## onyx
// parameterized_signed_alu
module parameterized_signed_alu #(parameter in_data_width=16,out_data_width=16,arith_out_data_width=32)(
input signed [in_data_width-1:0]A,B,
input clk,rst,
input [3:0]alu_fn,
output shift_flag,arith_flag,logic_flag,cmp_flag,carry_out,
output [out_data_width-1:0]shift_out,logic_out,cmp_out,
output signed[arith_out_data_width-1:0] arith_out
);
For scale: ~6500 cells after synthesis, ~70 flip-flops, about 120 I/O pins.
make LEC_CHECK=0 ABC_AREA=1 CAP_MARGIN=20 CORE_MARGIN=2 CORE_UTILIZATION=72 CTS_CLUSTER_SIZE=100 PLACE_DENSITY=0.43 SLEW_MARGIN=20 finish   # period 58.4 ns
run.sh (not shown) runs the stock make flow with config.mk's settings and CLKGATE_MAP_FILE=.
onyx got as far as 4_1_cts, where a tool error ended the run.
#### Input delta (maple over onyx)
diff --git a/flow/config.mk b/flow/config.mk
--- a/flow/config.mk
+++ b/flow/config.mk
@@ -7,8 +7,5 @@
 export LEC_CHECK = 0
-export ABC_AREA = 1
 export CAP_MARGIN = 20
 export CORE_MARGIN = 2
-export CORE_UTILIZATION = 72
-export CTS_CLUSTER_SIZE = 100
-export PLACE_DENSITY = 0.43
+export CORE_UTILIZATION = 25
 export SLEW_MARGIN = 20
==> flow/constraint.sdc <==
create_clock -name core_clock -period 83.2 [get_ports {clk}]
set_input_delay 16.6400 -clock core_clock [delete_from_list [all_inputs] [get_ports {clk}]]
set_output_delay 16.6400 -clock core_clock [all_outputs]
set_load 0.01 [all_outputs]
--- outcome ---
maple finished every step from synthesis to the final layout, and the layout passed the timing, design-rule and antenna checks.
The run showing the greater sum of net half-perimeters after detailed placement is maple.
Diff onyx -> maple | fraction of synthesized cell area in xor and xnor cells | increase of 0.93 points
maple against onyx; chip height is up by more than half.
Between maple and onyx, it is maple whose gate count after technology mapping is lower, by about 10%.
maple vs. onyx: area of the mapped netlist went up by about 0.8%.
Diff onyx -> maple: fraction of the mapped netlist area in simple logic gates dropped 4.7 points.
NOTE: cell total after placement in maple exceeds that of onyx
Core outline area (higher): maple
Higher and-or/or-and share of the synthesized area goes to maple over onyx.
Worst setup timing slack at the placement stage sits higher in maple than in onyx.
Inputs modified between maple and raven:
diff --git a/flow/config.mk b/flow/config.mk
--- a/flow/config.mk
+++ b/flow/config.mk
@@ -9,3 +9,3 @@
 export CORE_MARGIN = 2
-export CORE_UTILIZATION = 25
+export CORE_UTILIZATION = 23
 export SLEW_MARGIN = 20
==> flow/constraint.sdc <==
create_clock -name core_clock -period 99.8 [get_ports {clk}]
set_input_delay 19.9600 -clock core_clock [delete_from_list [all_inputs] [get_ports {clk}]]
set_output_delay 19.9600 -clock core_clock [all_outputs]
set_load 0.01 [all_outputs]
==> results <==
- raven vs maple — number of placed instances with taps included dropped 1039.
- maple → raven: count of clock-buffer cells in the layout neither gained nor lost much, first-pass GRT wire length lost about 8%, critical path depth lost 11.
Input changes introduced in zinc (baseline for comparison: raven):
diff --git a/flow/config.mk b/flow/config.mk
--- a/flow/config.mk
+++ b/flow/config.mk
@@ -9,3 +9,5 @@
 export CORE_MARGIN = 2
-export CORE_UTILIZATION = 23
+export CORE_UTILIZATION = 66
+export MAX_ROUTING_LAYER = met4
 export SLEW_MARGIN = 20
+export TNS_END_PERCENT = 5
==> flow/constraint.sdc <==
create_clock -name core_clock -period 79.2 [get_ports {clk}]
set_input_delay 15.8400 -clock core_clock [delete_from_list [all_inputs] [get_ports {clk}]]
set_output_delay 15.8400 -clock core_clock [all_outputs]
set_load 0.01 [all_outputs]
Notes after the runs:
zinc did not finish; a tool error ended it in 5_1_grt. Going from raven to zinc, the setup slack after placement was found to have gone down by 2300 ps. Max placer congestion estimate across zinc and raven: zinc. Row count on zinc is down relative to raven. Sort zinc and raven by die area, ascending, and zinc comes first. The number of instances in the placed design of zinc is lower than that of raven. Yosys chip area: zinc vs raven identical. zinc vs raven, die height went down by about 40%.
> inputs changed (zinc -> delta)
diff --git a/flow/config.mk b/flow/config.mk
--- a/flow/config.mk
+++ b/flow/config.mk
@@ -9,5 +9,5 @@
 export CORE_MARGIN = 2
-export CORE_UTILIZATION = 66
-export MAX_ROUTING_LAYER = met4
+export CORE_UTILIZATION = 40
+export GPL_ROUTABILITY_DRIVEN = 0
+export PLACE_DENSITY_LB_ADDON = 0.05
 export SLEW_MARGIN = 20
-export TNS_END_PERCENT = 5
==> flow/constraint.sdc <==
create_clock -name core_clock -period 85.0 [get_ports {clk}]
set_input_delay 17.0000 -clock core_clock [delete_from_list [all_inputs] [get_ports {clk}]]
set_output_delay 17.0000 -clock core_clock [all_outputs]
set_load 0.01 [all_outputs]
Results
In delta relative to zinc, number of resized instances in the post-cts repair step had gone down by more than a quarter.
In the tables for delta and zinc, effective utilization at floorplan reads higher with zinc.
The lower chip area came out of zinc.
On synthesis area per yosys, zinc tracks delta almost exactly.
Relative to zinc, placeable core region has gone up in delta.
delta did not stop at any stage, and its layout met the timing, design-rule and antenna checks.

== job 3024 ==
The RTL this note starts from:
==> flow/design.v <==
module decoder(
input [1:0]alu_fn,
output reg arith_enable,cmp_enable,logic_enable,shift_enable
);
always @(*) begin
        arith_enable=0;
        logic_enable=0;
        cmp_enable=0;
        shift_enable=0;
    case (alu_fn)
       2'b00: arith_enable=1;
       2'b01: logic_enable=1;
       2'b10: cmp_enable=1;
       2'b11: shift_enable=1;
    endcase
end
endmodule
module arith_unit#(parameter in_data_width=16,out_data_width=32)(
input signed [in_data_width-1:0]A,B,
input clk,rst,arith_enable,
input [1:0]alu_fn,
output  carry_out,
output reg arith_flag,
output reg signed[out_data_width-1:0]arith_out
);
assign carry_out=arith_out[in_data_width];
always @(posedge clk , negedge rst) begin
    if(!rst)begin
        arith_flag<=0;
        arith_out<=0;
    end
    else if(arith_enable) begin
        arith_flag<=1;
    case (alu_fn)
        2'b00: arith_out<=A + B;
        2'b01: arith_out<=A - B;
        2'b10: arith_out<=A * B;
        2'b11: arith_out<=(B == 0) ? 0 : A / B;
    endcase
    end
    else begin
        arith_flag<=0;
        arith_out<=0;
    end
end
endmodule
module logic_unit#(parameter in_data_width=16,out_data_width=16)(
input signed[in_data_width-1:0]  A,B,
input clk,rst,logic_enable,
input [1:0]alu_fn,
output reg logic_flag,
output reg [out_data_width-1:0]logic_out
);
reg logic_flag_next;
reg [out_data_width-1:0]logic_out_next;
always @(posedge clk , negedge rst) begin
    if(!rst)begin
        logic_out<=0;
        logic_flag<=0;
    end
    else begin
        logic_out<=logic_out_next;
        logic_flag<=logic_flag_next;
    end    
end
always @(*) begin
    if(logic_enable) begin
        logic_flag_next=1;
    case (alu_fn)
        2'b00: logic_out_next= A & B;
        2'b01: logic_out_next= A | B;
        2'b10: logic_out_next=~(A & B);
        2'b11: logic_out_next=~(A | B);
    endcase
    end
    else begin
        logic_flag_next=0;
        logic_out_next=0;
    end
end
endmodule
module cmp_unit#(parameter in_data_width=16,out_data_width=16)(
input [in_data_width-1:0]A,B,
input clk,rst,cmp_enable,
input [1:0]alu_fn,
output reg cmp_flag,
output reg [out_data_width-1:0]cmp_out
);
always @(posedge clk , negedge rst) begin
    if(!rst)begin
        cmp_out<=0;
        cmp_flag<=0;
    end
    else if(cmp_enable) begin
        cmp_flag<=1;
    case (alu_fn)
        2'b00: cmp_out<=0;
        2'b01: cmp_out<=(A==B)?1:0;
        2'b10: cmp_out<=(A>B)?2:0;
        2'b11: cmp_out<=(A<B)?3:0;
    endcase
    end
    else begin
        cmp_out<=0;
        cmp_flag<=0;
    end
end
endmodule
module shift_unit#(parameter in_data_width=16,out_data_width=16)(
input [in_data_width-1:0]A,B,
input clk,rst,shift_enable,
input [1:0]alu_fn,
output reg shift_flag,
output reg [out_data_width-1:0]shift_out
);
always @(posedge clk , negedge rst) begin
    if(!rst)begin
        shift_flag<=0;
        shift_out<=0;
    end
    else if(shift_enable) begin
        shift_flag<=1;
    case (alu_fn)
        2'b00: shift_out<=A>>1;
        2'b01: shift_out<=A<<1;
        2'b10: shift_out<=B>>1;
        2'b11: shift_out<=B<<1;
    endcase
    end
    else begin
        shift_flag<=0;
        shift_out<=0;
    end
end
endmodule
module parameterized_signed_alu #(parameter in_data_width=16,out_data_width=16,arith_out_data_width=32)(
input signed [in_data_width-1:0]A,B,
input clk,rst,
input [3:0]alu_fn,
output shift_flag,arith_flag,logic_flag,cmp_flag,carry_out,
output [out_data_width-1:0]shift_out,logic_out,cmp_out,
output signed[arith_out_data_width-1:0] arith_out
);
wire arith_enable,shift_enable,logic_enable,cmp_enable;
arith_unit dut0(
.A(A),
.B(B),
.clk(clk),
.rst(rst),
.arith_enable(arith_enable),
.alu_fn(alu_fn[1:0]),
.carry_out(carry_out),
.arith_flag(arith_flag),
.arith_out(arith_out)
);
logic_unit dut1(
.A(A),
.B(B),
.clk(clk),
.rst(rst),
.logic_enable(logic_enable),
.alu_fn(alu_fn[1:0]),
.logic_flag(logic_flag),
.logic_out(logic_out)
);
cmp_unit   dut2(
.A(A),
.B(B),
.clk(clk),
.rst(rst),
.cmp_enable(cmp_enable),
.alu_fn(alu_fn[1:0]),
.cmp_flag(cmp_flag),
.cmp_out(cmp_out)
);
shift_unit dut3(
.A(A),
.B(B),
.clk(clk),
.rst(rst),
.shift_enable(shift_enable),
.alu_fn(alu_fn[1:0]),
.shift_flag(shift_flag),
.shift_out(shift_out)
);
decoder dut4(
.alu_fn(alu_fn[3:2]),
.arith_enable(arith_enable),
.cmp_enable(cmp_enable),
.logic_enable(logic_enable),
.shift_enable(shift_enable)
);
endmodule
==> flow/config.mk <==
export PLATFORM = sky130hd
export DESIGN_NAME = parameterized_signed_alu
export DESIGN_NICKNAME = parameterized_signed_alu
export VERILOG_FILES = /design/flow/design.v
export SDC_FILE = /design/flow/constraint.sdc
export NUM_CORES = 4
export LEC_CHECK = 0
export ABC_AREA = 0
export CAP_MARGIN = 35
export CELL_PAD_IN_SITES_DETAIL_PLACEMENT = 0
export CORE_MARGIN = 2
export CORE_UTILIZATION = 72
export CTS_CLUSTER_DIAMETER = 27
export MAX_ROUTING_LAYER = met4
export PLACE_DENSITY_LB_ADDON = 0.24
export SLEW_MARGIN = 40
export TNS_END_PERCENT = 5
==> flow/constraint.sdc <==
create_clock -name core_clock -period 116.0 [get_ports {clk}]
set_input_delay 23.2000 -clock core_clock [delete_from_list [all_inputs] [get_ports {clk}]]
set_output_delay 23.2000 -clock core_clock [all_outputs]
set_load 0.01 [all_outputs]
Changes in job 1701 relative to job 3024:
Settings: a change of CORE_UTILIZATION from 72 to 23; a change of TNS_END_PERCENT from 5 to 10; a change of CTS_CLUSTER_DIAMETER from 27 to 164; an added PLACE_DENSITY of 0.79; an added CTS_CLUSTER_SIZE of 98; a deleted PLACE_DENSITY_LB_ADDON that had been 0.24; a change of the clock period (ns, I/O delays scaled along) from 116.0 to 86.1.
- Compared with job 3024, job 1701 shows a higher layout net count.
- Per the comparison of job 1701 with job 3024, flip-flop count did not really move, area of the placeable core picked up an extra 130000 um2, worst-case setup margin in the final layout lost 2.53 ns.
Here is what was changed in the inputs of job 3748 compared with job 1701.
Settings: a change of CORE_UTILIZATION from 23 to 71; an added HOLD_SLACK_MARGIN of -0.1; a change of SLEW_MARGIN from 40 to 20; an added SETUP_SLACK_MARGIN of 4.51; a deleted CTS_CLUSTER_SIZE that had been 98; a deleted PLACE_DENSITY that had been 0.79; a deleted TNS_END_PERCENT that had been 10; a change of the clock period (ns, I/O delays scaled along) from 86.1 to 81.4.
Notes after the runs:
Job 3748 did not make it past 5_1_grt, where a tool error ended it.
Lower worst-case setup slack after placement was reported by job 3748, not job 1701.
Comparing job 3748 against job 1701, there is no change at all in number of different library cells in the post-synthesis netlist.
Measured against each other, job 1701 and job 3748 differ in total number of placement rows, the lower figure coming from job 3748.
The run showing the smaller core utilization at floorplan is job 1701.
Compare job 1701 and job 3748 | post-cts sizing count lower: job 1701
Across both runs, die height was lower for job 3748 than for job 1701.
Floorplan check, job 3748 vs job 1701: die outline smaller in job 3748
Global placement routability congestion ends up higher on job 3748.
